==> inputs of build 16 <==
==> flow/design.v (excerpt) <==
module dma_ahb_simple
(
       input   wire          HRESETn
     , input   wire          HCLK
     , input   wire          S_HSEL
     , input   wire  [31:0]  S_HADDR
     , input   wire  [ 1:0]  S_HTRANS
     , input   wire          S_HWRITE
     , input   wire  [ 2:0]  S_HSIZE
     , input   wire  [ 2:0]  S_HBURST
     , input   wire  [31:0]  S_HWDATA
     , output  wire  [31:0]  S_HRDATA
     , output  wire  [ 1:0]  S_HRESP
     , input   wire          S_HREADYin
     , output  wire          S_HREADYout
     , output  wire          IRQ
     , output  wire          M_HBUSREQ
     , input   wire          M_HGRANT
     , output  wire  [31:0]  M_HADDR
     , output  wire  [ 1:0]  M_HTRANS
     , output  wire          M_HWRITE
     , output  wire  [ 2:0]  M_HSIZE
     , output  wire  [ 2:0]  M_HBURST
     , output  wire  [ 3:0]  M_HPROT
     , output  wire  [31:0]  M_HWDATA
     , input   wire  [31:0]  M_HRDATA
     , input   wire  [ 1:0]  M_HRESP
     , input   wire          M_HREADY
);
==> flow/config.mk <==
export PLATFORM = sky130hd
export DESIGN_NAME = dma_ahb_simple
export DESIGN_NICKNAME = dma_ahb_simple
export VERILOG_FILES = /design/flow/design.v
export SDC_FILE = /design/flow/constraint.sdc
export NUM_CORES = 4
export LEC_CHECK = 0
export ABC_AREA = 1
export CAP_MARGIN = 40
export CELL_PAD_IN_SITES_GLOBAL_PLACEMENT = 2
export CORE_MARGIN = 6
export CORE_UTILIZATION = 34
export CTS_CLUSTER_SIZE = 23
export GPL_ROUTABILITY_DRIVEN = 1
export GPL_TIMING_DRIVEN = 1
export HOLD_SLACK_MARGIN = 0.23
export MAX_ROUTING_LAYER = met4
export PLACE_DENSITY = 0.78
export SLEW_MARGIN = 5
==> flow/constraint.sdc <==
create_clock -name core_clock -period 3.21 [get_ports {HCLK}]
set_input_delay 0.6420 -clock core_clock [delete_from_list [all_inputs] [get_ports {HCLK}]]
set_output_delay 0.6420 -clock core_clock [all_outputs]
set_load 0.01 [all_outputs]
run.sh (not shown) runs the stock make flow with config.mk's settings and CLKGATE_MAP_FILE=.
==> inputs of trial 84, as changes to build 16 <==
Settings changed: CELL_PAD_IN_SITES_GLOBAL_PLACEMENT 2 to 0, CORE_MARGIN 6 to 2, CORE_UTILIZATION 34 to 67, CTS_CLUSTER_SIZE 23 to unset, HOLD_SLACK_MARGIN 0.23 to unset, MAX_ROUTING_LAYER met4 to unset, PLACE_DENSITY 0.78 to unset, SLEW_MARGIN 5 to 20.
==> flow/constraint.sdc (replaced) <==
create_clock -name core_clock -period 2.91 [get_ports {HCLK}]
set_input_delay 0.5820 -clock core_clock [delete_from_list [all_inputs] [get_ports {HCLK}]]
set_output_delay 0.5820 -clock core_clock [all_outputs]
set_load 0.01 [all_outputs]
==> results <==
Outcome: trial 84 timing/DRC/antenna clean; build 16 timing/DRC/antenna clean
Area growth, synth to finish: trial 84 14.52%; build 16 17.97%
Reg-to-Reg End: trial 84 u_master.dma_rd_addr[24]; build 16 u_master.u_fifo.rd_cnt[4]
Total number of vias: trial 84 37766; build 16 36304
Area of all placed cells without fillers: trial 84 54230 um2; build 16 55860 um2
Latency at later pin: trial 84 0.69 ns; build 16 0.74 ns
Register-to-Register Path Depth: trial 84 13; build 16 15
Antenna violations before repair: trial 84 3; build 16 4
Placed cell count: trial 84 6361; build 16 7223
Slowest cell on the critical path: trial 84 sky130_fd_sc_hd__inv_2; build 16 sky130_fd_sc_hd__clkdlybuf4s50_1
WL per Instance: trial 84 20.26 um; build 16 20.99 um
Number of antenna diodes: trial 84 1; build 16 0
Met1 layer usage reported by global route: trial 84 46.61%; build 16 27.99%
Vertical extent of the die: trial 84 269.8 um; build 16 385.2 um
GR Layer Usage met2: trial 84 60.74%; build 16 35.25%
Launch point of the critical path: trial 84 u_csr.u_csr.csr_num_burst[3]; build 16 u_master.HWDATA[7]
Clock slew seen by the registers of the worst setup and hold paths: trial 84 0.07 ns; build 16 0.06 ns

========
==> inputs of run D <==
Starting RTL as in the previous note.
export LEC_CHECK = 0
export ABC_AREA = 1
export CAP_MARGIN = 20
export CELL_PAD_IN_SITES_GLOBAL_PLACEMENT = 1
export CORE_MARGIN = 3
export CORE_UTILIZATION = 71
export GPL_ROUTABILITY_DRIVEN = 0
export PLACE_DENSITY = 0.52
export SETUP_SLACK_MARGIN = 0.99
export SLEW_MARGIN = 20
create_clock -name core_clock -period 3.4 [get_ports {HCLK}]
==> inputs of run B, as changes to run D <==
==> flow/config.mk (replaced) <==
export PLATFORM = sky130hd
export DESIGN_NAME = dma_ahb_simple
export DESIGN_NICKNAME = dma_ahb_simple
export VERILOG_FILES = /design/flow/design.v
export SDC_FILE = /design/flow/constraint.sdc
export NUM_CORES = 4
export LEC_CHECK = 0
export ABC_AREA = 1
export CAP_MARGIN = 40
export CELL_PAD_IN_SITES_GLOBAL_PLACEMENT = 0
export CORE_MARGIN = 5
export CORE_UTILIZATION = 65
export CTS_CLUSTER_DIAMETER = 355
export GPL_ROUTABILITY_DRIVEN = 1
export GPL_TIMING_DRIVEN = 1
export PLACE_DENSITY = 0.78
export SLEW_MARGIN = 20
==> flow/constraint.sdc (replaced) <==
create_clock -name core_clock -period 3.21 [get_ports {HCLK}]
set_input_delay 0.6420 -clock core_clock [delete_from_list [all_inputs] [get_ports {HCLK}]]
set_output_delay 0.6420 -clock core_clock [all_outputs]
set_load 0.01 [all_outputs]
==> results <==
quantity                                                               run B                         run D
Run status                                          timing/DRC/antenna clean                did not finish
Last stage reached                                                         -  global placement without I/O
Die y size                                                            280 um                        264 um
Mean Syn Cell Area                                                 8.81 um^2                     8.81 um^2
Library cell with the highest instance count after synthesis         nand2_1                       nand2_1
Compound-gate portion of the synthesized area                          7.48%                         7.48%
Horizontal extent of the die                                          280 um                        264 um
Synth area leader                                                   edfxtp_1                      edfxtp_1
Number of core rows                                                       99                            94
Fraction of the mapped netlist area in adder cells                    0.835%                        0.835%
Sequential share of the synthesized area                               59.9%                         59.9%
Proportion of netlist area held by the largest area contributor        32.5%                         32.5%
Total of flip-flops plus latches after synthesis                        1018                          1018
Die Size                                                         0.0783 mm^2                   0.0698 mm^2
Post-Synth Simple-Gate Area                                            22.9%                         22.9%
Mapped Cells                                                            5375                          5375
Multiplexer fraction of the synthesized cell area                    0.0713%                       0.0713%
Core area                                                        0.0726 mm^2                   0.0659 mm^2
Starting density of the core                                           65.2%                         71.9%

========
==> v26: inputs <==
Starting RTL as in the previous note.
make LEC_CHECK=0 ABC_AREA=0 CAP_MARGIN=30 CELL_PAD_IN_SITES_GLOBAL_PLACEMENT=2 CORE_ASPECT_RATIO=1.2 CORE_MARGIN=6 CORE_UTILIZATION=48 CTS_CLUSTER_DIAMETER=42 CTS_CLUSTER_SIZE=48 GPL_ROUTABILITY_DRIVEN=1 GPL_TIMING_DRIVEN=1 HOLD_SLACK_MARGIN=0.29 MAX_ROUTING_LAYER=met4 PLACE_DENSITY_LB_ADDON=0.0 SETUP_SLACK_MARGIN=0.68 SLEW_MARGIN=5 finish   # period 3.21 ns
==> v33 (differences from v26) <==
==> flow/config.mk (replaced) <==
export PLATFORM = sky130hd
export DESIGN_NAME = dma_ahb_simple
export DESIGN_NICKNAME = dma_ahb_simple
export VERILOG_FILES = /design/flow/design.v
export SDC_FILE = /design/flow/constraint.sdc
export NUM_CORES = 4
export LEC_CHECK = 0
export ABC_AREA = 0
export CAP_MARGIN = 40
export CELL_PAD_IN_SITES_GLOBAL_PLACEMENT = 0
export CORE_MARGIN = 2
export CORE_UTILIZATION = 67
export CTS_CLUSTER_SIZE = 33
export GPL_ROUTABILITY_DRIVEN = 1
export GPL_TIMING_DRIVEN = 1
export SLEW_MARGIN = 20
==> flow/constraint.sdc (replaced) <==
create_clock -name core_clock -period 2.24 [get_ports {HCLK}]
set_input_delay 0.4480 -clock core_clock [delete_from_list [all_inputs] [get_ports {HCLK}]]
set_output_delay 0.4480 -clock core_clock [all_outputs]
set_load 0.01 [all_outputs]
==> comparison table <==
| item | v26 | v33 |
|---|---|---|
| Met1 global-route usage | 0.321 | 0.523 |
| Die X-Extent | 287 µm | 259 µm |
| #MultiIn Comb | 1899 | 1900 |
| Final-layout non-clock buffer area share | 0.0764 | 0.120 |
| Fp_density | 0.486 | 0.676 |
| Share of power burned in the clock network | 0.521 | 0.472 |
| Fraction of met2 tracks used by global routing | 0.458 | 0.720 |
| Reported clock group power | 0.0152 W | 0.0179 W |
| Number of warnings in the stage logs | 65 | 67 |
| Final core utilization | 0.597 | 0.879 |
| Row count | 120 | 93 |
| Total die area | 98100 µm² | 67000 µm² |
| Min Clock Period, post-route | 2.56 ns | 2.65 ns |
| Wl on met1 | 51300 µm | 50700 µm |
| R2R Path Start | u_master.dma_rd_bnum[11] | u_master.u_fifo.fifo_head[1] |
| Setup_tns | 0 ns | -30.26 ns |
| Number of diodes added for antenna fixing | 2 | 3 |
| Tally of non-filler cells in the final layout | 4754 | 4627 |
| Outcome | complete, no violations | finished with violations |
| Reasons for failing layout checks | - | negative setup slack |
| Final setup violation count | 0 | 181 |
| Critical Path Stages | 6 | 10 |
| Worst Reg-to-Reg Cells | 6 | 10 |
| Clock buffer count from CTS | 131 | 100 |
| Classification of the worst-slack hold path | reg -> reg | in -> reg |
Power is estimated from default activity; no workload was simulated.
